### flow/run.sh
#!/bin/bash
# the make line also repeats each setting of config.mk as NAME=value (left out here)
make -C /OpenROAD-flow-scripts/flow DESIGN_CONFIG=/design/flow/config.mk WORK_HOME=/design/flow/orfs CLKGATE_MAP_FILE= finish
### flow/config.mk
export PLATFORM = sky130hd
export DESIGN_NAME = atan
export DESIGN_NICKNAME = atan
export VERILOG_FILES = /design/flow/design.v
export SDC_FILE = /design/flow/constraint.sdc
export NUM_CORES = 4
export LEC_CHECK = 0
export ABC_AREA = 1
export CAP_MARGIN = 40
export CELL_PAD_IN_SITES_DETAIL_PLACEMENT = 0
export CELL_PAD_IN_SITES_GLOBAL_PLACEMENT = 2
export CORE_ASPECT_RATIO = 0.6
export CORE_MARGIN = 10
export CORE_UTILIZATION = 51
export CTS_CLUSTER_SIZE = 73
export GPL_ROUTABILITY_DRIVEN = 0
export GPL_TIMING_DRIVEN = 0
export HOLD_SLACK_MARGIN = 0.19
export MIN_ROUTING_LAYER = met2
export PLACE_DENSITY = 0.66
export SLEW_MARGIN = 25
export TNS_END_PERCENT = 70
### flow/constraint.sdc
create_clock -name core_clock -period 4.28 [get_ports {clk}]
set_input_delay 0.8560 -clock core_clock [delete_from_list [all_inputs] [get_ports {clk}]]
set_output_delay 0.8560 -clock core_clock [all_outputs]
set_load 0.01 [all_outputs]
### flow/design.v
module atan
(
    input                       clk         ,
    input                       rst_n       ,
    input                       trig        ,
    output                      vld         ,
    input       signed  [16:0]  para_in     ,
    output  reg signed  [11:0]  atany            
);
reg                     run_latch   ;
reg             [3:0]   cnt         ;
reg     signed  [18:0]  tmp1        ;
reg     signed  [18:0]  tmp2        ;
wire    signed  [19:0]  y0          ;
reg     signed  [19:0]  xr          ;
reg     signed  [19:0]  yr          ;
reg     signed  [19:0]  x2          ;
reg     signed  [19:0]  y2          ;
always @(posedge clk or negedge rst_n)
begin
    if (!rst_n)
        run_latch <= 1'b0;
    else
    begin
        if (trig)
            run_latch <= 1'b1;
        else if (cnt == 4'd9)
            run_latch <= 1'b0;
    end
end
always @(posedge clk or negedge rst_n)
begin
    if (!rst_n)
        cnt <= 4'd0;
    else
    begin
        if (run_latch)
            cnt <= cnt + 4'd1;
        else
            cnt <= 4'd0;
    end
end
assign vld = (cnt == 4'd10);
assign y0 = para_in<<2;
always @(*)
begin
    if (run_latch)
    begin
        case(cnt)
            4'd0:
            begin
                tmp1 = y2>>>1;
                tmp2 = x2>>>1;
            end
            4'd1:
            begin
                tmp1 = y2>>>2;
                tmp2 = x2>>>2;
            end
            4'd2:
            begin
                tmp1 = y2>>>3;
                tmp2 = x2>>>3;
            end
            4'd3:
            begin
                tmp1 = y2>>>4;
                tmp2 = x2>>>4;
            end
            4'd4:
            begin
                tmp1 = y2>>>5;
                tmp2 = x2>>>5;
            end
            4'd5:
            begin
                tmp1 = y2>>>6;
                tmp2 = x2>>>6;
            end
            4'd6:
            begin
                tmp1 = y2>>>7;
                tmp2 = x2>>>7;
            end
            4'd7:
            begin
                tmp1 = y2>>>8;
                tmp2 = x2>>>8;
            end
            4'd8:
            begin
                tmp1 = y2>>>9;
                tmp2 = x2>>>9;
            end
            4'd9:
            begin
                tmp1 = y2>>>10;
                tmp2 = x2>>>10;
            end
            default:     
            begin
                tmp1 = 19'd0;
                tmp2 = 19'd0;
            end
        endcase
    end
    else
    begin
        tmp1 = 19'd0;
        tmp2 = 19'd0;
    end
end
always @(*)
begin
    if (run_latch)
    begin
        if ((x2[19] == y2[19]) | (x2 == 20'd0) | (y2 == 20'd0))
        begin
            xr = x2 + tmp1;
            yr = y2 - tmp2;
        end
        else
        begin
            xr = x2 - tmp1;
            yr = y2 + tmp2;
        end
    end
    else
    begin
        xr = 20'd0;
        yr = 20'd0;
    end
end
always @(posedge clk or negedge rst_n)
begin
    if (!rst_n)
    begin
        x2 <= 20'd0;
        y2 <= 20'd0;
    end
    else
    begin
        if (trig)
        begin
            if (~para_in[16]) 
            begin
                x2 <= 20'd1024 + y0;
                y2 <= y0 - 20'd1024;
            end
            else  
            begin
                x2 <= 20'd1024 - y0;
                y2 <= y0 + 20'd1024;
            end
        end
        else if (run_latch)
        begin
            x2 <= xr;
            y2 <= yr;
        end
    end
end
always @(posedge clk or negedge rst_n)
begin
    if (!rst_n)
        atany <= 12'd0;
    else 
    begin
        if (trig)
        begin
            if (~para_in[16]) 
                atany <= 12'd804;
            else 
                atany <= 12'd3292;
        end
        else if (run_latch)
        begin
            case (cnt)
                4'd0: 
                begin
                    if ((x2[19] == y2[19]) | (x2 == 20'd0) | (y2 == 20'd0))
                        atany <= atany + 12'd475;
                    else
                        atany <= atany - 12'd475;
                end
                4'd1: 
                begin
                    if ((x2[19] == y2[19]) | (x2 == 20'd0) | (y2 == 20'd0)) 
                        atany <= atany + 12'd251;
                    else
                        atany <= atany - 12'd251;
                end
                4'd2: 
                begin
                    if ((x2[19] == y2[19]) | (x2 == 20'd0) | (y2 == 20'd0)) 
                        atany <= atany + 12'd127;
                    else
                        atany <= atany - 12'd127;
                end
                4'd3: 
                begin
                    if ((x2[19] == y2[19]) | (x2 == 20'd0) | (y2 == 20'd0))
                        atany <= atany + 12'd64;
                    else
                        atany <= atany - 12'd64;
                end
                4'd4: 
                begin
                    if ((x2[19] == y2[19]) | (x2 == 20'd0) | (y2 == 20'd0))
                        atany <= atany + 12'd32;
                    else
                        atany <= atany - 12'd32;
                end
                4'd5: 
                begin
                    if ((x2[19] == y2[19]) | (x2 == 20'd0) | (y2 == 20'd0))
                        atany <= atany + 12'd16;
                    else
                        atany <= atany - 12'd16;
                end
                4'd6: 
                begin
                    if ((x2[19] == y2[19]) | (x2 == 20'd0) | (y2 == 20'd0))
                        atany <= atany + 12'd8;
                    else
                        atany <= atany - 12'd8;
                end
                4'd7: 
                begin
                    if ((x2[19] == y2[19]) | (x2 == 20'd0) | (y2 == 20'd0))
                        atany <= atany + 12'd4;
                    else
                        atany <= atany - 12'd4;
                end
                4'd8: 
                begin
                    if ((x2[19] == y2[19]) | (x2 == 20'd0) | (y2 == 20'd0))
                        atany <= atany + 12'd2;
                    else
                        atany <= atany - 12'd2;
                end
                4'd9: 
                begin
                    if ((x2[19] == y2[19]) | (x2 == 20'd0) | (y2 == 20'd0))
                        atany <= atany + 12'd1;
                    else
                        atany <= atany - 12'd1;
                end
            endcase
        end
    end
end
endmodule
==> reports/metrics.json, run 1 <==
{
  "die": {
    "core_region_area_mm2": 0.02017,
    "die_w_um": 205.8,
    "chip_area_mm2": 0.02706,
    "starting_utilization_of_the_core_area": 0.5238,
    "dieHeight_um": 131.5,
    "core.rowCount": 40
  },
  "synthesis": {
    "post_synth_xor_area_fraction": 0.06218,
    "synth_cell_types": 50,
    "synth_flops": 57,
    "ys_dominant_reg_cell": "dfrtp_1",
    "synth.cellmix.compoundShare": 0.2344,
    "yosys.stat.chipArea_mm2": 0.01056,
    "yosysWarningCount": 1,
    "top_cells_by_area": "nand2_1 15%, dfrtp_1 14%, ha_1 8.2%",
    "yosys.stat.seqShare": 0.1350,
    "post_synth_inst_count": 1818,
    "fraction_of_synthesized_cell_area_taken_by_the_top_area_cell_type": 0.1471,
    "yosys.area_share.adder": 0.09878,
    "yosys_cells": 1818,
    "synth.cell_area_mm2": 0.01056,
    "postSynth.asyncResetShare": 1.000,
    "edf_count": 0,
    "syn_avg_cell_area_um2": 5.811,
    "synthMostInstantiatedCell": "nand2_1",
    "yosys-dominant-comb-family": "simple AND/OR/NAND/NOR gates",
    "top_area_cell": "nand2_1",
    "postSynthNetCount": 1916,
    "post_synth_and_or_nand_nor_area_fraction": 0.3535,
    "netlist_top_cells_count": "414 x nand2_1, 195 x inv_1, 194 x nor2_1",
    "post_synth_mux_area_share": 0
  },
  "run_status": {
    "run_status": "did not finish",
    "first-error": "[ERROR GPL-0301] Utilization 109.921 % exceeds 100%.",
    "stop_stage": "3_1_place_gp_skip_io"
  }
}
==> run 2: changes to the inputs <==
- CAP_MARGIN: 40 -> 20
- CELL_PAD_IN_SITES_DETAIL_PLACEMENT: 0 -> default
- CELL_PAD_IN_SITES_GLOBAL_PLACEMENT: 2 -> default
- CORE_ASPECT_RATIO: 0.6 -> default
- CORE_MARGIN: 10 -> 2
- CORE_UTILIZATION: 51 -> 70
- CTS_CLUSTER_DIAMETER: default -> 371
- CTS_CLUSTER_SIZE: 73 -> 33
- GPL_ROUTABILITY_DRIVEN: 0 -> default
- GPL_TIMING_DRIVEN: 0 -> default
- HOLD_SLACK_MARGIN: 0.19 -> 0.28
- MIN_ROUTING_LAYER: met2 -> default
- PLACE_DENSITY: 0.66 -> default
- SETUP_SLACK_MARGIN: default -> 0.71
- SLEW_MARGIN: 25 -> 20
- TNS_END_PERCENT: 70 -> default
- clock period: 4.28 -> 2.82 ns (I/O delays scaled with it)
==> run 2 against run 1 <==
  * Synthesized cell count unchanged
  * Area after synthesis unchanged
  * The flow stops in 3_5_place_dp
  * Die area down 41%
==> reports/metrics.json, run 2 <==
{
  "run_status": {
    "run_status": "did not finish",
    "stop_stage": "3_5_place_dp",
    "first-error": "[ERROR DPL-0033] detailed placement checks failed during check placement."
  },
  "synthesis": {
    "synth.cellmix.compoundShare": 0.2344,
    "post_synth_mux_area_share": 0,
    "postSynth.asyncResetShare": 1.000,
    "yosys.area_share.adder": 0.09878,
    "postSynthNetCount": 1916,
    "top_cells_by_area": "nand2_1 15%, dfrtp_1 14%, ha_1 8.2%",
    "yosys.stat.seqShare": 0.1350,
    "yosys-dominant-comb-family": "simple AND/OR/NAND/NOR gates",
    "synthMostInstantiatedCell": "nand2_1",
    "post_synth_inst_count": 1818,
    "yosys_cells": 1818,
    "fraction_of_synthesized_cell_area_taken_by_the_top_area_cell_type": 0.1471,
    "yosys.stat.chipArea_mm2": 0.01056,
    "synth.cell_area_mm2": 0.01056,
    "top_area_cell": "nand2_1",
    "post_synth_and_or_nand_nor_area_fraction": 0.3535,
    "ys_dominant_reg_cell": "dfrtp_1",
    "netlist_top_cells_count": "414 x nand2_1, 195 x inv_1, 194 x nor2_1",
    "post_synth_xor_area_fraction": 0.06218,
    "yosysWarningCount": 1,
    "synth_flops": 57,
    "syn_avg_cell_area_um2": 5.811,
    "edf_count": 0,
    "synth_cell_types": 50
  },
  "die": {
    "chip_area_mm2": 0.01609,
    "dieHeight_um": 126.8,
    "core.rowCount": 44,
    "starting_utilization_of_the_core_area": 0.7214,
    "pin_count": 33,
    "core_region_area_mm2": 0.01464,
    "die_w_um": 126.8
  },
  "placement": {
    "numPortBuffers": 32,
    "place_congestion": 1.225
  }
}
## run 2: metrics by stage
step / hold WS (ns) / instance area [µm²]
3_3_place_gp: 0.5562 / 14470
2_1_floorplan: 0.2684 / 10950
==> run 3: changes to the inputs <==
- CTS_CLUSTER_DIAMETER: 371 -> 57
- CTS_CLUSTER_SIZE: 33 -> 49
- HOLD_SLACK_MARGIN: 0.28 -> default
- PLACE_DENSITY: default -> 0.73
- SETUP_SLACK_MARGIN: 0.71 -> 1.28
- clock period: 2.82 -> 4.8 ns (I/O delays scaled with it)
==> run 3 against run 2 <==
  * The flow stops in 5_1_grt
  * Area after synthesis did not move
  * Synthesized cell count did not move
  * Die area did not move
==> reports/metrics.json, run 3 <==
{
  "run_status": {
    "run_status": "did not finish",
    "stop_stage": "5_1_grt",
    "first-error": "[ERROR GRT-0232] Routing congestion too high. Check the congestion heatmap in the GUI."
  },
  "die": {
    "chip_area_mm2": 0.01609,
    "starting_utilization_of_the_core_area": 0.7214,
    "pin_count": 33,
    "core.rowCount": 44,
    "core_region_area_mm2": 0.01464,
    "dieHeight_um": 126.8,
    "die_w_um": 126.8
  },
  "synthesis": {
    "yosys_cells": 1818,
    "syn_avg_cell_area_um2": 5.811,
    "netlist_top_cells_count": "414 x nand2_1, 195 x inv_1, 194 x nor2_1",
    "post_synth_mux_area_share": 0,
    "top_cells_by_area": "nand2_1 15%, dfrtp_1 14%, ha_1 8.2%",
    "synth.cellmix.compoundShare": 0.2344,
    "yosys.stat.seqShare": 0.1350,
    "synthMostInstantiatedCell": "nand2_1",
    "synth_flops": 57,
    "yosys.area_share.adder": 0.09878,
    "yosys-dominant-comb-family": "simple AND/OR/NAND/NOR gates",
    "postSynth.asyncResetShare": 1.000,
    "post_synth_and_or_nand_nor_area_fraction": 0.3535,
    "fraction_of_synthesized_cell_area_taken_by_the_top_area_cell_type": 0.1471,
    "edf_count": 0,
    "synth.cell_area_mm2": 0.01056,
    "yosysWarningCount": 1,
    "post_synth_inst_count": 1818,
    "postSynthNetCount": 1916,
    "post_synth_xor_area_fraction": 0.06218,
    "yosys.stat.chipArea_mm2": 0.01056,
    "ys_dominant_reg_cell": "dfrtp_1",
    "synth_cell_types": 50,
    "top_area_cell": "nand2_1"
  },
  "placement": {
    "post-place-cells": 1976,
    "hpwl_after_detailed_placement_mm": 29.27,
    "numPortBuffers": 32,
    "detailedPlace.worstSlack_ns": 0.3662,
    "place_congestion": 1.072
  },
  "cts": {
    "h-tree-depth": 3,
    "count_of_clock_tree_sinks": 57,
    "cts-root-buf": "clkbuf_16",
    "ctsLongestPathBuffers": 2,
    "cts-buffers-inserted": 9
  },
  "grt": {
    "track_usage": 1.099,
    "grt_remaining_overflow": 2236
  }
}
==> run 3: through the flow <==
| step | hold WS, ns | instance area, µm² |
|---|---|---|
| after CTS | 0.5973 | 12950 |
| after global placement | 0.5301 | 11040 |
| after detailed placement | 0.5544 | 11040 |
| after floorplan | 0.4974 | 10700 |
==> run 3: metal layers <==
layer / GRT usage / GRT overflow
met4: 1.238 / 439
met5: 0.5108 / 3
met2: 1.544 / 1746
met3: 0.7971 / 21
met1: 0.9121 / 27
==> run 3: repair_timing <==
| action | CTS |
|---|---|
| hold buffers | 0 |
| endpoints found under the setup margin | 45 |
| cloned | 2 |
| buffers inserted | 99 |
| gates resized | 222 |
| pin swaps | 59 |
==> run 4: changes to the inputs <==
- CORE_UTILIZATION: 70 -> 66
- CTS_CLUSTER_DIAMETER: 57 -> 366
- CTS_CLUSTER_SIZE: 49 -> default
- PLACE_DENSITY: 0.73 -> 0.35
- SETUP_SLACK_MARGIN: 1.28 -> default
- clock period: 4.8 -> 3.79 ns (I/O delays scaled with it)
==> run 4 against run 3 <==
  * The run again fails in 5_1_grt
  * Die area is 5.9% higher
  * Area after synthesis stayed put
  * Synthesized cell count unchanged
==> reports/metrics.json, run 4 <==
{
  "run_status": {
    "run_status": "did not finish",
    "stop_stage": "5_1_grt",
    "first-error": "[ERROR GRT-0232] Routing congestion too high. Check the congestion heatmap in the GUI."
  },
  "synthesis": {
    "synth.cellmix.compoundShare": 0.2344,
    "synthMostInstantiatedCell": "nand2_1",
    "ys_dominant_reg_cell": "dfrtp_1",
    "postSynth.asyncResetShare": 1.000,
    "post_synth_inst_count": 1818,
    "yosys.stat.chipArea_mm2": 0.01056,
    "yosys.stat.seqShare": 0.1350,
    "top_cells_by_area": "nand2_1 15%, dfrtp_1 14%, ha_1 8.2%",
    "yosys.area_share.adder": 0.09878,
    "top_area_cell": "nand2_1",
    "yosys-dominant-comb-family": "simple AND/OR/NAND/NOR gates",
    "postSynthNetCount": 1916,
    "post_synth_mux_area_share": 0,
    "netlist_top_cells_count": "414 x nand2_1, 195 x inv_1, 194 x nor2_1",
    "yosys_cells": 1818,
    "synth.cell_area_mm2": 0.01056,
    "fraction_of_synthesized_cell_area_taken_by_the_top_area_cell_type": 0.1471,
    "synth_flops": 57,
    "post_synth_xor_area_fraction": 0.06218,
    "synth_cell_types": 50,
    "post_synth_and_or_nand_nor_area_fraction": 0.3535,
    "syn_avg_cell_area_um2": 5.811,
    "yosysWarningCount": 1,
    "edf_count": 0
  },
  "cts": {
    "count_of_clock_tree_sinks": 57,
    "cts-root-buf": "clkbuf_16",
    "cts-buffers-inserted": 9,
    "h-tree-depth": 3,
    "ctsLongestPathBuffers": 2,
    "cts_hold_repair.buffers": 0
  },
  "placement": {
    "place_congestion": 1.193,
    "numPortBuffers": 32,
    "hpwl_after_detailed_placement_mm": 32.89
  },
  "die": {
    "die_w_um": 130.5,
    "dieHeight_um": 130.5,
    "core.rowCount": 46,
    "core_region_area_mm2": 0.01577,
    "chip_area_mm2": 0.01703,
    "starting_utilization_of_the_core_area": 0.6699,
    "pin_count": 33
  },
  "grt": {
    "track_usage": 0.7714,
    "grt_remaining_overflow": 76
  }
}
==> run 4: timing repair <==
action | 4_1_cts
endpoints found under the hold margin | 0
buffers inserted | 30
endpoints found under the setup margin | 28
pin swaps | 58
resized | 130
==> run 4: per-layer routing <==
metal  GRT overflow  track usage
met5              0       0.2471
met2             34       0.9249
met1              1       0.7809
met4             40       0.7735
met3              1       0.6234
==> run 4: stage by stage <==
step / cell area [µm²] / worst slack [ns] / utilization / hold slack (ns) / cells
2_1_floorplan: 10560 / 0.06481 / - / 0.4624 / 1818
3_3_place_gp: 12810 / -0.3388 / 0.8125 / 0.5367 / 2230
3_5_place_dp: 12810 / -0.4776 / 0.8125 / 0.5666 / 2230
4_1_cts: 13810 / -0.1892 / 0.8756 / 0.5151 / 2276
==> run 5: changes to the inputs <==
- CAP_MARGIN: 20 -> 25
- CELL_PAD_IN_SITES_DETAIL_PLACEMENT: default -> 1
- CORE_MARGIN: 2 -> 10
- CORE_UTILIZATION: 66 -> 20
- CTS_CLUSTER_DIAMETER: 366 -> 79
- CTS_CLUSTER_SIZE: default -> 34
- MAX_ROUTING_LAYER: default -> met5
- PLACE_DENSITY: 0.35 -> default
- PLACE_DENSITY_LB_ADDON: default -> 0.05
- clock period: 3.79 -> 7.22 ns (I/O delays scaled with it)
==> run 5 against run 4 <==
  * Now clean on timing, DRC and antenna
  * Die area rose to 3.7 times the previous value
  * Synthesized cell count unchanged
  * Area after synthesis unchanged
==> reports/metrics.json, run 5 <==
{
  "hold_path": {
    "hold_path_end": "cnt[0]",
    "hold_start": "cnt[0]",
    "worst_min_delay_path_category": "register to register",
    "min_path_cells": 1
  },
  "detailed_routing": {
    "finalWirelength_mm": 57.43,
    "antenna_left": 0,
    "diodes": 0,
    "detailroute.via_count": 12539,
    "drc_errors": 0,
    "starting_drc_count_in_detailed_routing": 800,
    "detail_route.vias_per_cell": 5.042,
    "wl_per_cell_um": 23.09,
    "drt_pre_antenna_iters": 5
  },
  "timing": {
    "post-route-worst-setup-slack_ns": 1.749,
    "worst_pin_slew_ns": 0.9420,
    "setup_viol_count_final": 0,
    "relative_slew_slack": 0.3654,
    "timing_hold_violations_final": 0,
    "finalClockSkew_ns": 0.01479,
    "layout_worst_path_cycle_share": 0.7577,
    "rsz0062_at_grt": "false",
    "clock.fmax_mhz": 182.8,
    "fin_crit_ns": 5.471,
    "setup_tns_ns": 0,
    "hold_ws_ns": 0.5331,
    "report.final.slew_viol_count": 0
  },
  "worst_setup_path": {
    "setup.worst_path.end_class": "register",
    "cp_data_arrival_time_ns": 5.77,
    "critical_path.startpoint_type": "register",
    "timing.critical_path.from": "cnt[0]",
    "worst-setup-path-type": "register to register",
    "cp_slowest_cell": "nand3_2",
    "family_with_the_most_delay_on_the_worst_path": "simple AND/OR/NAND/NOR gates",
    "crit-reg2reg-launch": "cnt[0]",
    "cp.buffers_inverters": 3,
    "critical_path_required_ns": 7.52,
    "setup_crit_end": "y2[17]",
    "path_max_fanout": 23,
    "crit_path_frequent_cell": "nand2_1",
    "timing.reg2reg.worst_path_depth": 27,
    "reg2reg_setup_slack_ns": 1.75,
    "worstSetupPathDepth": 27,
    "worstReg2RegEnd": "y2[17]",
    "crit_path_max_incr_delay_ns": 0.68
  },
  "synthesis": {
    "yosysWarningCount": 1,
    "fraction_of_synthesized_cell_area_taken_by_the_top_area_cell_type": 0.1471,
    "post_synth_inst_count": 1818,
    "yosys.stat.chipArea_mm2": 0.01056,
    "yosys_cells": 1818,
    "yosys-dominant-comb-family": "simple AND/OR/NAND/NOR gates",
    "postSynth.asyncResetShare": 1.000,
    "post_synth_xor_area_fraction": 0.06218,
    "postSynthNetCount": 1916,
    "synth_cell_types": 50,
    "edf_count": 0,
    "top_area_cell": "nand2_1",
    "syn_avg_cell_area_um2": 5.811,
    "synthMostInstantiatedCell": "nand2_1",
    "netlist_top_cells_count": "414 x nand2_1, 195 x inv_1, 194 x nor2_1",
    "yosys.stat.seqShare": 0.1350,
    "ys_dominant_reg_cell": "dfrtp_1",
    "synth.cell_area_mm2": 0.01056,
    "top_cells_by_area": "nand2_1 15%, dfrtp_1 14%, ha_1 8.2%",
    "post_synth_and_or_nand_nor_area_fraction": 0.3535,
    "synth.cellmix.compoundShare": 0.2344,
    "post_synth_mux_area_share": 0,
    "yosys.area_share.adder": 0.09878,
    "synth_flops": 57
  },
  "die": {
    "die_w_um": 249.8,
    "chip_area_mm2": 0.06241,
    "dieHeight_um": 249.8,
    "pin_count": 33,
    "core_region_area_mm2": 0.05245,
    "core.rowCount": 84,
    "starting_utilization_of_the_core_area": 0.2014
  },
  "cts": {
    "ctsLongestPathBuffers": 2,
    "cts_tree": "yes",
    "post_cts_resize_count": 0,
    "post-cts-setup-buffers": 0,
    "worstSkewPairLatency_ns": 0.38,
    "cts_hold_repair.buffers": 0,
    "clkSlewWorstSetupHoldPaths_ns": 0.06,
    "h-tree-depth": 3,
    "cts-root-buf": "clkbuf_16",
    "cts-buffers-inserted": 9,
    "count_of_clock_tree_sinks": 57
  },
  "placement": {
    "detailedPlace.worstSlack_ns": 1.664,
    "hpwl_after_detailed_placement_mm": 44.93,
    "post-place-cells": 2473,
    "place_congestion": 0.8459,
    "dpl-instance-area_mm2": 0.01156,
    "numPortBuffers": 32
  },
  "grt": {
    "track_usage": 0.1800,
    "grt_pass1_vias": 13065,
    "global_route_wire_length_before_repair_mm": 86.19,
    "grt_remaining_overflow": 0,
    "initial_antenna_violation_count": 1,
    "pin_count_of_the_biggest_net_entering_global_routing": 47
  },
  "finish": {
    "layout.filler_cells": 6694,
    "flow.area_growth_from_synthesis_pct": 12.48,
    "post_layout_nonfiller_instances": 2487,
    "layout.area.seq_mm2": 0.001426,
    "final_net_count": 1894,
    "multiInputGateArea_mm2": 0.007911,
    "final_util": 0.2266,
    "final_cell_area_mm2": 0.01188
  },
  "job": {
    "log.warning_count": 33,
    "drv_cap": 0
  },
  "run_status": {
    "run_status": "finished clean"
  }
}
## run 5: layout make-up
cell class | count | area share
clock buffers | 11 | 0.02127
flip-flops and latches | 57 | 0.1200
multi-input cells | 1453 | 0.6658
inverters | 211 | 0.06676
well taps | 688 | 0.07244
clock inverters | 3 | 0.005475
repair buffers | 64 | 0.04823
## run 5: metal layers
metal,GRT usage,vias up,part of all wire
met5,0,-,0
met4,0.04450,0,0.016
met3,0.01409,39,0.020
met2,0.3013,155,0.47
met1,0.2440,6237,0.50
li1,-,6108,-
==> run 6: changes to the inputs <==
- ABC_AREA: 1 -> default
- CAP_MARGIN: 25 -> 20
- CELL_PAD_IN_SITES_DETAIL_PLACEMENT: 1 -> default
- CORE_MARGIN: 10 -> 2
- CORE_UTILIZATION: 20 -> 72
- CTS_CLUSTER_DIAMETER: 79 -> default
- CTS_CLUSTER_SIZE: 34 -> 15
- HOLD_SLACK_MARGIN: default -> -0.09
- MAX_ROUTING_LAYER: met5 -> default
- PLACE_DENSITY_LB_ADDON: 0.05 -> 0.24
- SETUP_SLACK_MARGIN: default -> -0.37
- clock period: 7.22 -> 4.64 ns (I/O delays scaled with it)
==> run 6 against run 5 <==
  * The flow now stops in 5_1_grt
  * Synthesized cell count decreased by 23%
  * Die area fell by 76%
  * Area after synthesis down 4.0%
==> reports/metrics.json, run 6 <==
{
  "run_status": {
    "stop_stage": "5_1_grt",
    "run_status": "did not finish",
    "first-error": "[ERROR GRT-0232] Routing congestion too high. Check the congestion heatmap in the GUI."
  },
  "synthesis": {
    "postSynth.asyncResetShare": 1.000,
    "syn_avg_cell_area_um2": 7.278,
    "netlist_top_cells_count": "132 x nand2_1, 117 x a21oi_1, 102 x o21ai_0",
    "synth.cell_area_mm2": 0.01014,
    "yosys-dominant-comb-family": "AND-OR/OR-AND gates",
    "top_cells_by_area": "dfrtp_1 14%, ha_1 8.5%, xnor2_1 5.9%",
    "synth_cell_types": 86,
    "fraction_of_synthesized_cell_area_taken_by_the_top_area_cell_type": 0.1407,
    "post_synth_and_or_nand_nor_area_fraction": 0.2068,
    "synthMostInstantiatedCell": "nand2_1",
    "ys_dominant_reg_cell": "dfrtp_1",
    "yosys_cells": 1393,
    "post_synth_mux_area_share": 0.03530,
    "edf_count": 0,
    "yosysWarningCount": 1,
    "postSynthNetCount": 1491,
    "yosys.stat.seqShare": 0.1407,
    "synth_flops": 57,
    "yosys.area_share.adder": 0.1029,
    "top_area_cell": "dfrtp_1",
    "post_synth_xor_area_fraction": 0.08898,
    "yosys.stat.chipArea_mm2": 0.01014,
    "synth.cellmix.compoundShare": 0.3522,
    "post_synth_inst_count": 1393
  },
  "die": {
    "core_region_area_mm2": 0.01383,
    "chip_area_mm2": 0.01505,
    "starting_utilization_of_the_core_area": 0.7332,
    "core.rowCount": 43,
    "pin_count": 33,
    "die_w_um": 122.7,
    "dieHeight_um": 122.7
  },
  "cts": {
    "h-tree-depth": 3,
    "post-cts-setup-buffers": 0,
    "cts-buffers-inserted": 9,
    "cts-root-buf": "clkbuf_16",
    "cts_hold_repair.buffers": 0,
    "ctsLongestPathBuffers": 2,
    "count_of_clock_tree_sinks": 57
  },
  "placement": {
    "hpwl_after_detailed_placement_mm": 29.56,
    "place_congestion": 1.093,
    "dpl-instance-area_mm2": 0.01159,
    "numPortBuffers": 32
  },
  "grt": {
    "track_usage": 0.7385,
    "grt_remaining_overflow": 5
  }
}
run 6: per-layer routing:
layer	GRT usage	GRT overflow
met5	0.2604	0
met4	0.7033	2
met3	0.5846	0
met2	0.8981	3
met1	0.7545	0
run 6: per-stage QoR:
| stage | instances | setup TNS, ns | setup slack (ns) |
|---|---|---|---|
| after CTS | 1698 | -4.443 | -0.3673 |
| after detailed placement | 1682 | -2.394 | -0.3187 |
| after global placement | 1682 | -0.4363 | -0.1322 |
| after floorplan | 1393 | -0.6229 | -0.2862 |
run 6: timing repair:
action,CTS
resized,3
pin swaps,1
endpoints found under the setup margin,4
hold endpoints to repair,0
==> run 7: changes to the inputs <==
- ABC_AREA: default -> 1
- CAP_MARGIN: 20 -> 40
- CTS_CLUSTER_DIAMETER: default -> 371
- HOLD_SLACK_MARGIN: -0.09 -> 0.28
- PLACE_DENSITY: default -> 0.73
- PLACE_DENSITY_LB_ADDON: 0.24 -> default
- SETUP_SLACK_MARGIN: -0.37 -> default
- clock period: 4.64 -> 2.82 ns (I/O delays scaled with it)
==> run 7 against run 6 <==
  * The run fails in 3_5_place_dp
  * Synthesized cell count up 31%
  * Die area up 4.1%
  * Area after synthesis up 4.2%
==> reports/metrics.json, run 7 <==
{
  "synthesis": {
    "top_cells_by_area": "nand2_1 15%, dfrtp_1 14%, ha_1 8.2%",
    "edf_count": 0,
    "yosys.stat.chipArea_mm2": 0.01056,
    "postSynth.asyncResetShare": 1.000,
    "synth_flops": 57,
    "post_synth_inst_count": 1818,
    "synth_cell_types": 50,
    "fraction_of_synthesized_cell_area_taken_by_the_top_area_cell_type": 0.1471,
    "syn_avg_cell_area_um2": 5.811,
    "post_synth_xor_area_fraction": 0.06218,
    "top_area_cell": "nand2_1",
    "yosys.area_share.adder": 0.09878,
    "yosys_cells": 1818,
    "yosys-dominant-comb-family": "simple AND/OR/NAND/NOR gates",
    "yosys.stat.seqShare": 0.1350,
    "post_synth_mux_area_share": 0,
    "post_synth_and_or_nand_nor_area_fraction": 0.3535,
    "synthMostInstantiatedCell": "nand2_1",
    "synth.cellmix.compoundShare": 0.2344,
    "ys_dominant_reg_cell": "dfrtp_1",
    "yosysWarningCount": 1,
    "netlist_top_cells_count": "414 x nand2_1, 195 x inv_1, 194 x nor2_1",
    "synth.cell_area_mm2": 0.01056,
    "postSynthNetCount": 1916
  },
  "die": {
    "pin_count": 33,
    "core_region_area_mm2": 0.01442,
    "die_w_um": 125.1,
    "chip_area_mm2": 0.01566,
    "starting_utilization_of_the_core_area": 0.7324,
    "core.rowCount": 44,
    "dieHeight_um": 125.1
  },
  "run_status": {
    "first-error": "Error: detail_place.tcl, 38 bad optional access",
    "run_status": "did not finish",
    "stop_stage": "3_5_place_dp"
  },
  "placement": {
    "numPortBuffers": 32,
    "place_congestion": 1.155
  }
}
[run 7: per-stage QoR]
step           setup slack [ns]  cells
3_3_place_gp             -1.082   2387
2_1_floorplan           -0.7240   1818
==> run 8: changes to the inputs <==
- CORE_ASPECT_RATIO: default -> 1.82
- CORE_UTILIZATION: 72 -> 70
- CTS_CLUSTER_DIAMETER: 371 -> 216
- GPL_ROUTABILITY_DRIVEN: default -> 1
- HOLD_SLACK_MARGIN: 0.28 -> default
- MAX_ROUTING_LAYER: default -> met4
- PLACE_DENSITY: 0.73 -> default
- PLACE_DENSITY_LB_ADDON: default -> 0.26
- TNS_END_PERCENT: default -> 35
- clock period: 2.82 -> 3.96 ns (I/O delays scaled with it)
==> run 8 against run 7 <==
  * The run fails in 5_1_grt
  * Area after synthesis unchanged
  * Die area up 3.0%
  * Synthesized cell count unchanged
==> reports/metrics.json, run 8 <==
{
  "die": {
    "core.rowCount": 60,
    "starting_utilization_of_the_core_area": 0.7143,
    "chip_area_mm2": 0.01613,
    "core_region_area_mm2": 0.01479,
    "pin_count": 33,
    "die_w_um": 95.06,
    "dieHeight_um": 169.7
  },
  "synthesis": {
    "synth.cell_area_mm2": 0.01056,
    "yosysWarningCount": 1,
    "ys_dominant_reg_cell": "dfrtp_1",
    "yosys-dominant-comb-family": "simple AND/OR/NAND/NOR gates",
    "postSynthNetCount": 1916,
    "yosys.stat.seqShare": 0.1350,
    "netlist_top_cells_count": "414 x nand2_1, 195 x inv_1, 194 x nor2_1",
    "fraction_of_synthesized_cell_area_taken_by_the_top_area_cell_type": 0.1471,
    "yosys.stat.chipArea_mm2": 0.01056,
    "synth.cellmix.compoundShare": 0.2344,
    "synth_flops": 57,
    "edf_count": 0,
    "post_synth_xor_area_fraction": 0.06218,
    "synthMostInstantiatedCell": "nand2_1",
    "post_synth_and_or_nand_nor_area_fraction": 0.3535,
    "post_synth_mux_area_share": 0,
    "post_synth_inst_count": 1818,
    "yosys_cells": 1818,
    "top_cells_by_area": "nand2_1 15%, dfrtp_1 14%, ha_1 8.2%",
    "postSynth.asyncResetShare": 1.000,
    "yosys.area_share.adder": 0.09878,
    "top_area_cell": "nand2_1",
    "synth_cell_types": 50,
    "syn_avg_cell_area_um2": 5.811
  },
  "cts": {
    "cts_hold_repair.buffers": 0,
    "ctsLongestPathBuffers": 2,
    "cts-buffers-inserted": 9,
    "cts-root-buf": "clkbuf_16",
    "h-tree-depth": 3,
    "count_of_clock_tree_sinks": 57
  },
  "run_status": {
    "first-error": "[ERROR GRT-0116] Global routing finished with congestion. Check the congestion regions in the DRC Viewer.",
    "stop_stage": "5_1_grt",
    "run_status": "did not finish"
  },
  "placement": {
    "place_congestion": 1.263,
    "hpwl_after_detailed_placement_mm": 35.41,
    "numPortBuffers": 32
  },
  "grt": {
    "track_usage": 0.8566,
    "grt_remaining_overflow": 406
  }
}
## run 8: per-layer routing
layer	GRT usage	GRT overflow
met4	0.8973	126
met2	1.024	267
met5	-	-
met1	0.8199	5
met3	0.6430	8
## run 8: per-stage QoR
step	instances	cell area, µm²	TNS (ns)	setup slack, ns
2_1_floorplan	1818	10560	0	0.2348
4_1_cts	2183	13340	-0.05175	-0.02906
3_5_place_dp	2138	12270	-5.311	-0.4818
3_3_place_gp	2137	12240	-1.558	-0.2004
## run 8: repair_timing
item / 4_1_cts
setup buffers: 28
gates cloned: 1
endpoints found under the setup margin: 29
gates resized: 126
endpoints found under the hold margin: 0
pin swaps: 42
==> run 9: changes to the inputs <==
- CAP_MARGIN: 40 -> 20
- CORE_ASPECT_RATIO: 1.82 -> default
- CTS_CLUSTER_DIAMETER: 216 -> 371
- CTS_CLUSTER_SIZE: 15 -> 53
- GPL_ROUTABILITY_DRIVEN: 1 -> default
- MAX_ROUTING_LAYER: met4 -> default
- PLACE_DENSITY_LB_ADDON: 0.26 -> 0.01
- SETUP_SLACK_MARGIN: default -> 0.75
- TNS_END_PERCENT: 35 -> default
- clock period: 3.96 -> 2.82 ns (I/O delays scaled with it)
==> run 9 against run 8 <==
  * The flow stops in 3_5_place_dp
  * Synthesized cell count did not move
  * Area after synthesis unchanged
  * Die area decreased by 0.28%
==> reports/metrics.json, run 9 <==
{
  "run_status": {
    "run_status": "did not finish",
    "stop_stage": "3_5_place_dp",
    "first-error": "[ERROR DPL-0033] detailed placement checks failed during check placement."
  },
  "synthesis": {
    "post_synth_and_or_nand_nor_area_fraction": 0.3535,
    "postSynth.asyncResetShare": 1.000,
    "edf_count": 0,
    "synth.cell_area_mm2": 0.01056,
    "syn_avg_cell_area_um2": 5.811,
    "ys_dominant_reg_cell": "dfrtp_1",
    "yosys.area_share.adder": 0.09878,
    "yosys_cells": 1818,
    "synth_cell_types": 50,
    "fraction_of_synthesized_cell_area_taken_by_the_top_area_cell_type": 0.1471,
    "synth.cellmix.compoundShare": 0.2344,
    "top_area_cell": "nand2_1",
    "post_synth_xor_area_fraction": 0.06218,
    "postSynthNetCount": 1916,
    "synthMostInstantiatedCell": "nand2_1",
    "yosys-dominant-comb-family": "simple AND/OR/NAND/NOR gates",
    "yosysWarningCount": 1,
    "post_synth_inst_count": 1818,
    "synth_flops": 57,
    "yosys.stat.seqShare": 0.1350,
    "yosys.stat.chipArea_mm2": 0.01056,
    "top_cells_by_area": "nand2_1 15%, dfrtp_1 14%, ha_1 8.2%",
    "post_synth_mux_area_share": 0,
    "netlist_top_cells_count": "414 x nand2_1, 195 x inv_1, 194 x nor2_1"
  },
  "placement": {
    "numPortBuffers": 32,
    "place_congestion": 1.166
  },
  "die": {
    "die_w_um": 126.8,
    "chip_area_mm2": 0.01609,
    "pin_count": 33,
    "core_region_area_mm2": 0.01464,
    "dieHeight_um": 126.8,
    "starting_utilization_of_the_core_area": 0.7214,
    "core.rowCount": 44
  }
}
run 9: stage by stage:
step	area (µm²)	TNS (ns)	hold slack, ns
after floorplan	10950	-14.87	0.2684
after global placement	14410	-33.35	0.5535
==> run 10: changes to the inputs <==
- CTS_CLUSTER_DIAMETER: 371 -> 57
- CTS_CLUSTER_SIZE: 53 -> 49
- PLACE_DENSITY: default -> 0.73
- PLACE_DENSITY_LB_ADDON: 0.01 -> default
- SETUP_SLACK_MARGIN: 0.75 -> 0.88
- TNS_END_PERCENT: default -> 5
- clock period: 2.82 -> 3.14 ns (I/O delays scaled with it)
==> run 10 against run 9 <==
  * The run again fails in 3_5_place_dp
  * Area after synthesis unchanged
  * Die area stayed put
  * Synthesized cell count unchanged
==> reports/metrics.json, run 10 <==
{
  "synthesis": {
    "edf_count": 0,
    "yosys.stat.seqShare": 0.1350,
    "yosys.stat.chipArea_mm2": 0.01056,
    "fraction_of_synthesized_cell_area_taken_by_the_top_area_cell_type": 0.1471,
    "synth.cellmix.compoundShare": 0.2344,
    "post_synth_xor_area_fraction": 0.06218,
    "ys_dominant_reg_cell": "dfrtp_1",
    "top_cells_by_area": "nand2_1 15%, dfrtp_1 14%, ha_1 8.2%",
    "synth.cell_area_mm2": 0.01056,
    "netlist_top_cells_count": "414 x nand2_1, 195 x inv_1, 194 x nor2_1",
    "yosys-dominant-comb-family": "simple AND/OR/NAND/NOR gates",
    "synth_flops": 57,
    "post_synth_and_or_nand_nor_area_fraction": 0.3535,
    "post_synth_inst_count": 1818,
    "synthMostInstantiatedCell": "nand2_1",
    "yosysWarningCount": 1,
    "yosys.area_share.adder": 0.09878,
    "post_synth_mux_area_share": 0,
    "synth_cell_types": 50,
    "postSynthNetCount": 1916,
    "top_area_cell": "nand2_1",
    "syn_avg_cell_area_um2": 5.811,
    "postSynth.asyncResetShare": 1.000,
    "yosys_cells": 1818
  },
  "placement": {
    "numPortBuffers": 32,
    "place_congestion": 1.162
  },
  "die": {
    "chip_area_mm2": 0.01609,
    "pin_count": 33,
    "dieHeight_um": 126.8,
    "core.rowCount": 44,
    "starting_utilization_of_the_core_area": 0.7214,
    "core_region_area_mm2": 0.01464,
    "die_w_um": 126.8
  },
  "run_status": {
    "run_status": "did not finish",
    "stop_stage": "3_5_place_dp",
    "first-error": "Error: detail_place.tcl, 38 bad optional access"
  }
}
run 10: stage by stage:
step / cells / cell area, µm²
floorplan: 1818 / 10710
global placement: 2364 / 14090
==> run 11: changes to the inputs <==
- ABC_AREA: 1 -> 0
- CELL_PAD_IN_SITES_GLOBAL_PLACEMENT: default -> 3
- CORE_ASPECT_RATIO: default -> 0.71
- CORE_MARGIN: 2 -> 8
- CORE_UTILIZATION: 70 -> 47
- CTS_CLUSTER_DIAMETER: 57 -> 175
- CTS_CLUSTER_SIZE: 49 -> 92
- GPL_TIMING_DRIVEN: default -> 0
- PLACE_DENSITY: 0.73 -> default
- SETUP_SLACK_MARGIN: 0.88 -> 0.62
- TNS_END_PERCENT: 5 -> default
- clock period: 3.14 -> 5.87 ns (I/O delays scaled with it)
==> run 11 against run 10 <==
  * The run fails in 3_1_place_gp_skip_io
  * Area after synthesis is 4.0% lower
  * Synthesized cell count down 23%
  * Die area increased by 65%
==> reports/metrics.json, run 11 <==
{
  "synthesis": {
    "yosys_cells": 1393,
    "yosys.stat.seqShare": 0.1407,
    "yosys.area_share.adder": 0.1029,
    "synthMostInstantiatedCell": "nand2_1",
    "netlist_top_cells_count": "132 x nand2_1, 117 x a21oi_1, 102 x o21ai_0",
    "ys_dominant_reg_cell": "dfrtp_1",
    "synth_cell_types": 86,
    "yosys-dominant-comb-family": "AND-OR/OR-AND gates",
    "top_cells_by_area": "dfrtp_1 14%, ha_1 8.5%, xnor2_1 5.9%",
    "synth.cell_area_mm2": 0.01014,
    "edf_count": 0,
    "top_area_cell": "dfrtp_1",
    "syn_avg_cell_area_um2": 7.278,
    "synth.cellmix.compoundShare": 0.3522,
    "post_synth_and_or_nand_nor_area_fraction": 0.2068,
    "post_synth_inst_count": 1393,
    "synth_flops": 57,
    "yosys.stat.chipArea_mm2": 0.01014,
    "postSynth.asyncResetShare": 1.000,
    "fraction_of_synthesized_cell_area_taken_by_the_top_area_cell_type": 0.1407,
    "post_synth_mux_area_share": 0.03530,
    "yosysWarningCount": 1,
    "post_synth_xor_area_fraction": 0.08898,
    "postSynthNetCount": 1491
  },
  "die": {
    "dieHeight_um": 139.8,
    "chip_area_mm2": 0.02660,
    "core_region_area_mm2": 0.02128,
    "starting_utilization_of_the_core_area": 0.4764,
    "die_w_um": 190.3,
    "core.rowCount": 45
  },
  "run_status": {
    "run_status": "did not finish",
    "stop_stage": "3_1_place_gp_skip_io",
    "first-error": "[ERROR GPL-0301] Utilization 107.888 % exceeds 100%."
  }
}
==> run 12: changes to the inputs <==
- ABC_AREA: 0 -> 1
- CAP_MARGIN: 20 -> 5
- CELL_PAD_IN_SITES_GLOBAL_PLACEMENT: 3 -> default
- CORE_ASPECT_RATIO: 0.71 -> 0.95
- CORE_MARGIN: 8 -> 2
- CORE_UTILIZATION: 47 -> 70
- CTS_CLUSTER_DIAMETER: 175 -> 216
- CTS_CLUSTER_SIZE: 92 -> 15
- GPL_ROUTABILITY_DRIVEN: default -> 1
- GPL_TIMING_DRIVEN: 0 -> default
- MAX_ROUTING_LAYER: default -> met4
- PLACE_DENSITY_LB_ADDON: default -> 0.26
- SETUP_SLACK_MARGIN: 0.62 -> default
- SLEW_MARGIN: 20 -> 40
- clock period: 5.87 -> 3.96 ns (I/O delays scaled with it)
==> run 12 against run 11 <==
  * The run fails in 5_1_grt
  * Synthesized cell count grew 31%
  * Area after synthesis grew 4.2%
  * Die area shrank 40%
==> reports/metrics.json, run 12 <==
{
  "run_status": {
    "run_status": "did not finish",
    "stop_stage": "5_1_grt",
    "first-error": "[ERROR GRT-0116] Global routing finished with congestion. Check the congestion regions in the DRC Viewer."
  },
  "synthesis": {
    "post_synth_inst_count": 1818,
    "postSynth.asyncResetShare": 1.000,
    "postSynthNetCount": 1916,
    "synth.cell_area_mm2": 0.01056,
    "ys_dominant_reg_cell": "dfrtp_1",
    "syn_avg_cell_area_um2": 5.811,
    "yosys.stat.seqShare": 0.1350,
    "yosys.stat.chipArea_mm2": 0.01056,
    "post_synth_mux_area_share": 0,
    "post_synth_and_or_nand_nor_area_fraction": 0.3535,
    "top_area_cell": "nand2_1",
    "top_cells_by_area": "nand2_1 15%, dfrtp_1 14%, ha_1 8.2%",
    "yosys_cells": 1818,
    "synth_cell_types": 50,
    "yosysWarningCount": 1,
    "edf_count": 0,
    "yosys.area_share.adder": 0.09878,
    "fraction_of_synthesized_cell_area_taken_by_the_top_area_cell_type": 0.1471,
    "post_synth_xor_area_fraction": 0.06218,
    "yosys-dominant-comb-family": "simple AND/OR/NAND/NOR gates",
    "synth_flops": 57,
    "synth.cellmix.compoundShare": 0.2344,
    "netlist_top_cells_count": "414 x nand2_1, 195 x inv_1, 194 x nor2_1",
    "synthMostInstantiatedCell": "nand2_1"
  },
  "cts": {
    "ctsLongestPathBuffers": 2,
    "cts-root-buf": "clkbuf_16",
    "cts-buffers-inserted": 9,
    "cts_hold_repair.buffers": 0,
    "count_of_clock_tree_sinks": 57,
    "h-tree-depth": 3
  },
  "die": {
    "dieHeight_um": 123.7,
    "die_w_um": 130.0,
    "chip_area_mm2": 0.01609,
    "starting_utilization_of_the_core_area": 0.7192,
    "core_region_area_mm2": 0.01469,
    "pin_count": 33,
    "core.rowCount": 43
  },
  "placement": {
    "hpwl_after_detailed_placement_mm": 32.29,
    "numPortBuffers": 32,
    "place_congestion": 1.175
  },
  "grt": {
    "grt_remaining_overflow": 8,
    "track_usage": 0.7340
  }
}
## run 12: metal layers
layer	GRT usage	GRT overflow
met1	0.7352	0
met2	0.8976	5
met3	0.5185	0
met4	0.7325	3
met5	-	-
## run 12: repair_timing
item,CTS
setup endpoints to repair,25
gates resized,127
setup buffers,29
pin swaps,50
## run 12: metrics by stage
step	worst slack [ns]	hold WS [ns]	area [µm²]	std cells
after floorplan	0.2348	0.4743	10560	1818
after global placement	-0.2063	0.5522	12210	2150
after detailed placement	-0.4051	0.5531	12220	2150
after CTS	-0.02150	0.4450	13240	2195
==> run 13: changes to the inputs <==
- ABC_AREA: 1 -> default
- CAP_MARGIN: 5 -> 20
- CORE_ASPECT_RATIO: 0.95 -> default
- CORE_UTILIZATION: 70 -> 40
- CTS_CLUSTER_DIAMETER: 216 -> default
- CTS_CLUSTER_SIZE: 15 -> default
- GPL_ROUTABILITY_DRIVEN: 1 -> default
- MAX_ROUTING_LAYER: met4 -> default
- PLACE_DENSITY_LB_ADDON: 0.26 -> default
- SETUP_SLACK_MARGIN: default -> -0.54
- SLEW_MARGIN: 40 -> 20
- clock period: 3.96 -> 5.7 ns (I/O delays scaled with it)
==> run 13 against run 12 <==
  * Now clean on timing, DRC and antenna
  * Synthesized cell count shrank 23%
  * Area after synthesis shrank 4.0%
  * Die area grew 66%
==> reports/metrics.json, run 13 <==
{
  "detailed_routing": {
    "wl_per_cell_um": 23.32,
    "detailroute.wirelength.met2_mm": 16.72,
    "drt_pre_antenna_iters": 8,
    "antenna_left": 0,
    "detailroute.via_count": 11288,
    "dr_wl_met3_mm": 3.407,
    "diodes": 0,
    "met1Wirelength_mm": 16.92,
    "top_signal_layer_used": "met4",
    "detail_route.vias_per_cell": 6.632,
    "finalWirelength_mm": 39.69,
    "starting_drc_count_in_detailed_routing": 1697,
    "drc_errors": 0
  },
  "grt": {
    "initial_antenna_violation_count": 0,
    "grt_remaining_overflow": 0,
    "global_route_wire_length_before_repair_mm": 61.85,
    "pin_count_of_the_biggest_net_entering_global_routing": 66,
    "track_usage": 0.2991,
    "grt_pass1_vias": 10385
  },
  "die": {
    "core_region_area_mm2": 0.02504,
    "chip_area_mm2": 0.02664,
    "core.rowCount": 58,
    "dieHeight_um": 163.2,
    "pin_count": 33,
    "starting_utilization_of_the_core_area": 0.4049,
    "die_w_um": 163.2
  },
  "worst_setup_path": {
    "cp_slowest_cell": "a211oi_1",
    "worstPathCellList": "ha_1 > buf_4 > a222oi_1 > o221ai_1 > a211oi_1 > nand4b_1 > buf_4 > o21ai_0 > xnor2_1 > nand2_1 > ha_1 > or4_1 > o21ai_0 > a21oi_1 > o21ai_0 > a31oi_1 > xnor2_1 > o21ai_1",
    "crit_path_frequent_cell": "o21ai_0",
    "crit_path_max_incr_delay_ns": 0.51,
    "crit-reg2reg-launch": "cnt[0]",
    "worstSetupPathDepth": 18,
    "setup_crit_end": "y2[19]",
    "cp_data_arrival_time_ns": 5.56,
    "timing.critical_path.from": "cnt[0]",
    "setup.worst_path.end_class": "register",
    "timing.reg2reg.worst_path_depth": 18,
    "reg2reg_setup_slack_ns": 0.36,
    "critical_path_required_ns": 5.92,
    "critical_path.startpoint_type": "register",
    "family_with_the_most_delay_on_the_worst_path": "AND-OR/OR-AND gates",
    "cp.buffers_inverters": 2,
    "worst-setup-path-type": "register to register",
    "path_max_fanout": 38,
    "worstReg2RegEnd": "y2[19]"
  },
  "cts": {
    "worstSkewPairLatency_ns": 0.35,
    "cts-root-buf": "clkbuf_16",
    "clkSlewWorstSetupHoldPaths_ns": 0.05,
    "cts-buffers-inserted": 9,
    "cts_hold_repair.buffers": 0,
    "h-tree-depth": 3,
    "ctsLongestPathBuffers": 2,
    "count_of_clock_tree_sinks": 57,
    "post-cts-setup-buffers": 0,
    "post_cts_resize_count": 0,
    "cts_tree": "yes"
  },
  "synthesis": {
    "yosysWarningCount": 1,
    "top_cells_by_area": "dfrtp_1 14%, ha_1 8.5%, xnor2_1 5.9%",
    "yosys_cells": 1393,
    "fraction_of_synthesized_cell_area_taken_by_the_top_area_cell_type": 0.1407,
    "synth.cell_area_mm2": 0.01014,
    "yosys.stat.seqShare": 0.1407,
    "postSynth.asyncResetShare": 1.000,
    "post_synth_mux_area_share": 0.03530,
    "synthMostInstantiatedCell": "nand2_1",
    "post_synth_and_or_nand_nor_area_fraction": 0.2068,
    "synth_flops": 57,
    "yosys-dominant-comb-family": "AND-OR/OR-AND gates",
    "syn_avg_cell_area_um2": 7.278,
    "post_synth_xor_area_fraction": 0.08898,
    "edf_count": 0,
    "post_synth_inst_count": 1393,
    "yosys.stat.chipArea_mm2": 0.01014,
    "yosys.area_share.adder": 0.1029,
    "ys_dominant_reg_cell": "dfrtp_1",
    "top_area_cell": "dfrtp_1",
    "postSynthNetCount": 1491,
    "netlist_top_cells_count": "132 x nand2_1, 117 x a21oi_1, 102 x o21ai_0",
    "synth.cellmix.compoundShare": 0.3522,
    "synth_cell_types": 86
  },
  "timing": {
    "setup_viol_count_final": 0,
    "timing_hold_violations_final": 0,
    "layout_worst_path_cycle_share": 0.9377,
    "fin_crit_ns": 5.345,
    "relative_slew_slack": 0.4129,
    "report.final.slew_viol_count": 0,
    "worst_pin_slew_ns": 0.8774,
    "finalClockSkew_ns": 0.01270,
    "clock.fmax_mhz": 187.1
  },
  "hold_path": {
    "min_path_cells": 1,
    "worst_min_delay_path_category": "register to register",
    "hold_start": "cnt[0]",
    "hold_path_end": "cnt[0]"
  },
  "placement": {
    "numPortBuffers": 32,
    "post-place-cells": 1687,
    "hpwl_after_detailed_placement_mm": 28.93,
    "place_congestion": 0.9985
  },
  "finish": {
    "layout.area.seq_mm2": 0.001430,
    "post_layout_nonfiller_instances": 1702,
    "multiInputGateArea_mm2": 0.007986,
    "flow.area_growth_from_synthesis_pct": 8.170,
    "final_net_count": 1466,
    "final_util": 0.4380,
    "layout.filler_cells": 2569
  },
  "job": {
    "drv_cap": 0,
    "log.warning_count": 33
  },
  "run_status": {
    "run_status": "finished clean"
  }
}
## run 13: per-stage QoR
| step | setup TNS, ns | hold slack (ns) | setup slack, ns | area (µm²) |
|---|---|---|---|---|
| finish | 0 | 0.5266 | 0.3553 | 10970 |
| global route | -0.04367 | 0.5756 | -0.03910 | 10970 |
| CTS | 0 | 0.5300 | 0.4675 | 10970 |
| detailed placement | 0 | 0.5200 | 0.4898 | 10710 |
| global placement | 0 | 0.5061 | 0.5076 | 10710 |
| floorplan | 0 | 0.4804 | 0.3330 | 10140 |
## run 13: area by class of cell
cell class,instances,share of cell area
inverter,50,0.01711
tap,330,0.03765
sequential,57,0.1304
clock buffer,9,0.02054
clock inverter,6,0.003309
multi-input combinational,1171,0.7282
timing repair buffer,79,0.06275
## run 13: layer usage
layer,vias to the layer above,GRT usage
met1,5280,0.4064
li1,5179,-
met5,-,0
met3,150,0.04495
met4,0,0.1710
met2,679,0.4503
==> run 14: changes to the inputs <==
- CAP_MARGIN: 20 -> 5
- CELL_PAD_IN_SITES_DETAIL_PLACEMENT: default -> 1
- CELL_PAD_IN_SITES_GLOBAL_PLACEMENT: default -> 3
- CORE_UTILIZATION: 40 -> 39
- CTS_CLUSTER_SIZE: default -> 42
- MAX_ROUTING_LAYER: default -> met4
- SETUP_SLACK_MARGIN: -0.54 -> 0.23
- clock period: 5.7 -> 3.72 ns (I/O delays scaled with it)
==> run 14 against run 13 <==
  * Now fails the layout checks on negative setup slack
  * Via count up 27%
  * Flip-flop count unchanged
  * Global-route usage increased by 12 points
  * Largest cell class unchanged
==> reports/metrics.json, run 14 <==
{
  "synthesis": {
    "synth_flops": 57,
    "ys_dominant_reg_cell": "dfrtp_1",
    "post_synth_inst_count": 1393,
    "yosysWarningCount": 1,
    "yosys.stat.seqShare": 0.1407,
    "post_synth_mux_area_share": 0.03530,
    "top_area_cell": "dfrtp_1",
    "postSynth.asyncResetShare": 1.000,
    "synth.cell_area_mm2": 0.01014,
    "edf_count": 0,
    "yosys.stat.chipArea_mm2": 0.01014,
    "syn_avg_cell_area_um2": 7.278,
    "postSynthNetCount": 1491,
    "yosys_cells": 1393,
    "synth_cell_types": 86,
    "top_cells_by_area": "dfrtp_1 14%, ha_1 8.5%, xnor2_1 5.9%",
    "synth.cellmix.compoundShare": 0.3522,
    "post_synth_xor_area_fraction": 0.08898,
    "yosys-dominant-comb-family": "AND-OR/OR-AND gates",
    "synthMostInstantiatedCell": "nand2_1",
    "yosys.area_share.adder": 0.1029,
    "fraction_of_synthesized_cell_area_taken_by_the_top_area_cell_type": 0.1407,
    "post_synth_and_or_nand_nor_area_fraction": 0.2068,
    "netlist_top_cells_count": "132 x nand2_1, 117 x a21oi_1, 102 x o21ai_0"
  },
  "grt": {
    "global_route_wire_length_before_repair_mm": 84.70,
    "pin_count_of_the_biggest_net_entering_global_routing": 58,
    "track_usage": 0.4211,
    "initial_antenna_violation_count": 3,
    "grt_pass1_vias": 14399,
    "grt_remaining_overflow": 0
  },
  "finish": {
    "final_cell_area_mm2": 0.01635,
    "final_net_count": 1932,
    "post_layout_nonfiller_instances": 2177,
    "flow.area_growth_from_synthesis_pct": 61.25
  },
  "worst_setup_path": {
    "setup.worst_path.end_class": "register",
    "crit_path_max_incr_delay_ns": 0.45,
    "cp.buffers_inverters": 5,
    "cp_data_arrival_time_ns": 5.34,
    "timing.critical_path.from": "cnt[0]",
    "timing.reg2reg.worst_path_depth": 21,
    "critical_path_required_ns": 4.01,
    "path_max_fanout": 16,
    "worst-setup-path-type": "register to register",
    "cp_slowest_cell": "dfrtp_2",
    "worstPathCellList": "inv_2 > buf_4 > ha_4 > buf_6 > a222oi_1 > a21oi_1 > a21oi_2 > buf_4 > nand3b_1 > buf_4 > nor4_4 > a21oi_2 > xor2_1 > nand2_1 > ha_4 > a21o_1 > a21o_1 > a221oi_2 > xnor2_1 > nand2_1 > a22oi_2",
    "crit_path_frequent_cell": "buf_4",
    "worstSetupPathDepth": 21,
    "crit-reg2reg-launch": "cnt[0]",
    "reg2reg_setup_slack_ns": -1.33,
    "critical_path.startpoint_type": "register",
    "setup_crit_end": "y2[16]",
    "family_with_the_most_delay_on_the_worst_path": "AND-OR/OR-AND gates",
    "worstReg2RegEnd": "y2[16]"
  },
  "timing": {
    "layout_worst_path_cycle_share": 1.357,
    "post-route-worst-setup-slack_ns": -1.328,
    "relative_slew_slack": 0.2952,
    "worst_pin_slew_ns": 1.053,
    "report.final.slew_viol_count": 0,
    "setup_viol_count_final": 41,
    "timing_hold_violations_final": 0,
    "fin_crit_ns": 5.048,
    "finalClockSkew_ns": 0.02017,
    "clock.fmax_mhz": 198.1,
    "rsz0062_at_grt": "true"
  },
  "die": {
    "pin_count": 33,
    "dieHeight_um": 165.2,
    "core_region_area_mm2": 0.02576,
    "core.rowCount": 59,
    "starting_utilization_of_the_core_area": 0.3935,
    "die_w_um": 165.2,
    "chip_area_mm2": 0.02730
  },
  "detailed_routing": {
    "detail_route.vias_per_cell": 6.597,
    "finalWirelength_mm": 61.64,
    "antenna_left": 0,
    "starting_drc_count_in_detailed_routing": 1655,
    "wl_per_cell_um": 28.31,
    "drc_errors": 0,
    "drt_pre_antenna_iters": 7,
    "detailroute.via_count": 14361
  },
  "cts": {
    "h-tree-depth": 3,
    "count_of_clock_tree_sinks": 57,
    "cts_tree": "yes",
    "cts-buffers-inserted": 9,
    "worstSkewPairLatency_ns": 0.38,
    "ctsLongestPathBuffers": 2,
    "cts-root-buf": "clkbuf_16",
    "clkSlewWorstSetupHoldPaths_ns": 0.08
  },
  "placement": {
    "place_congestion": 0.9982,
    "post-place-cells": 2081,
    "numPortBuffers": 32,
    "hpwl_after_detailed_placement_mm": 40.23,
    "dpl-instance-area_mm2": 0.01399
  },
  "hold_path": {
    "worst_min_delay_path_category": "input pin to async pin"
  },
  "run_status": {
    "violations": "negative setup slack",
    "run_status": "failed layout checks"
  },
  "job": {
    "drv_cap": 0,
    "log.warning_count": 38
  }
}
run 14: per-stage QoR:
step	hold slack, ns	setup WS [ns]	setup TNS (ns)	utilization
5_1_grt	0.6737	-1.372	-34.89	0.6345
2_1_floorplan	0.4484	-0.7372	-9.108	-
4_1_cts	0.6267	-0.9194	-19.92	0.5999
6_report	0.5623	-1.328	-30.08	0.6345
3_5_place_dp	0.6100	-1.079	-24.01	0.5430
3_3_place_gp	0.6073	-0.9524	-19.45	0.5430
run 14: area by class of cell:
type	count	area [µm²]
Antenna cell	3	7.507
Clock buffer	12	256.5
Clock inverter	4	51.30
Fill cell	3040	9415
Inverter	50	195.2
Multi-Input combinational cell	1171	9455
Sequential cell	57	1440
Tap cell	335	419.2
Timing Repair Buffer	545	4523
run 14: per-layer routing:
layer	share of wire	wire length, µm	global-route usage
met4	0.064	3950	0.2047
met2	0.45	27800	0.6597
met3	0.097	6007	0.09890
met1	0.39	23880	0.5093
met5	0	0	-
run 14: repair_timing:
item / in CTS / in global routing
buffers inserted: 47 / 30
resized: 187 / 151
hold endpoints to repair: 0 / 0
hold buffers: 0 / 0
endpoints found under the setup margin: 43 / 46
pin swaps: 66 / 132
==> run 15: changes to the inputs <==
- ABC_AREA: default -> 1
- CAP_MARGIN: 5 -> 40
- CELL_PAD_IN_SITES_DETAIL_PLACEMENT: 1 -> 2
- CELL_PAD_IN_SITES_GLOBAL_PLACEMENT: 3 -> default
- CORE_ASPECT_RATIO: default -> 1.66
- CORE_MARGIN: 2 -> 3
- CORE_UTILIZATION: 39 -> 70
- CTS_CLUSTER_DIAMETER: default -> 349
- CTS_CLUSTER_SIZE: 42 -> 73
- GPL_TIMING_DRIVEN: default -> 1
- HOLD_SLACK_MARGIN: default -> 0.24
- PLACE_DENSITY: default -> 0.73
- SETUP_SLACK_MARGIN: 0.23 -> 1.67
- clock period: 3.72 -> 9.07 ns (I/O delays scaled with it)
==> run 15 against run 14 <==
  * The run now fails in 3_5_place_dp
  * Die area shrank 39%
  * Synthesized cell count rose by 31%
  * Area after synthesis up 4.2%
==> reports/metrics.json, run 15 <==
{
  "synthesis": {
    "yosys.stat.seqShare": 0.1350,
    "yosys_cells": 1818,
    "syn_avg_cell_area_um2": 5.811,
    "yosysWarningCount": 1,
    "edf_count": 0,
    "post_synth_inst_count": 1818,
    "yosys.stat.chipArea_mm2": 0.01056,
    "fraction_of_synthesized_cell_area_taken_by_the_top_area_cell_type": 0.1471,
    "top_area_cell": "nand2_1",
    "synth.cellmix.compoundShare": 0.2344,
    "post_synth_xor_area_fraction": 0.06218,
    "post_synth_and_or_nand_nor_area_fraction": 0.3535,
    "synth_cell_types": 50,
    "synthMostInstantiatedCell": "nand2_1",
    "netlist_top_cells_count": "414 x nand2_1, 195 x inv_1, 194 x nor2_1",
    "yosys-dominant-comb-family": "simple AND/OR/NAND/NOR gates",
    "synth.cell_area_mm2": 0.01056,
    "ys_dominant_reg_cell": "dfrtp_1",
    "postSynthNetCount": 1916,
    "synth_flops": 57,
    "yosys.area_share.adder": 0.09878,
    "post_synth_mux_area_share": 0,
    "postSynth.asyncResetShare": 1.000,
    "top_cells_by_area": "nand2_1 15%, dfrtp_1 14%, ha_1 8.2%"
  },
  "die": {
    "core_region_area_mm2": 0.01469,
    "die_w_um": 101.3,
    "core.rowCount": 57,
    "starting_utilization_of_the_core_area": 0.7190,
    "dieHeight_um": 164.3,
    "chip_area_mm2": 0.01665,
    "pin_count": 33
  },
  "placement": {
    "numPortBuffers": 32,
    "place_congestion": 1.182
  },
  "run_status": {
    "stop_stage": "3_5_place_dp",
    "run_status": "did not finish",
    "first-error": "[ERROR DPL-0033] detailed placement checks failed during check placement."
  }
}
-- run 15: per-stage QoR --
stage | instances
floorplan | 1818
global placement | 1945
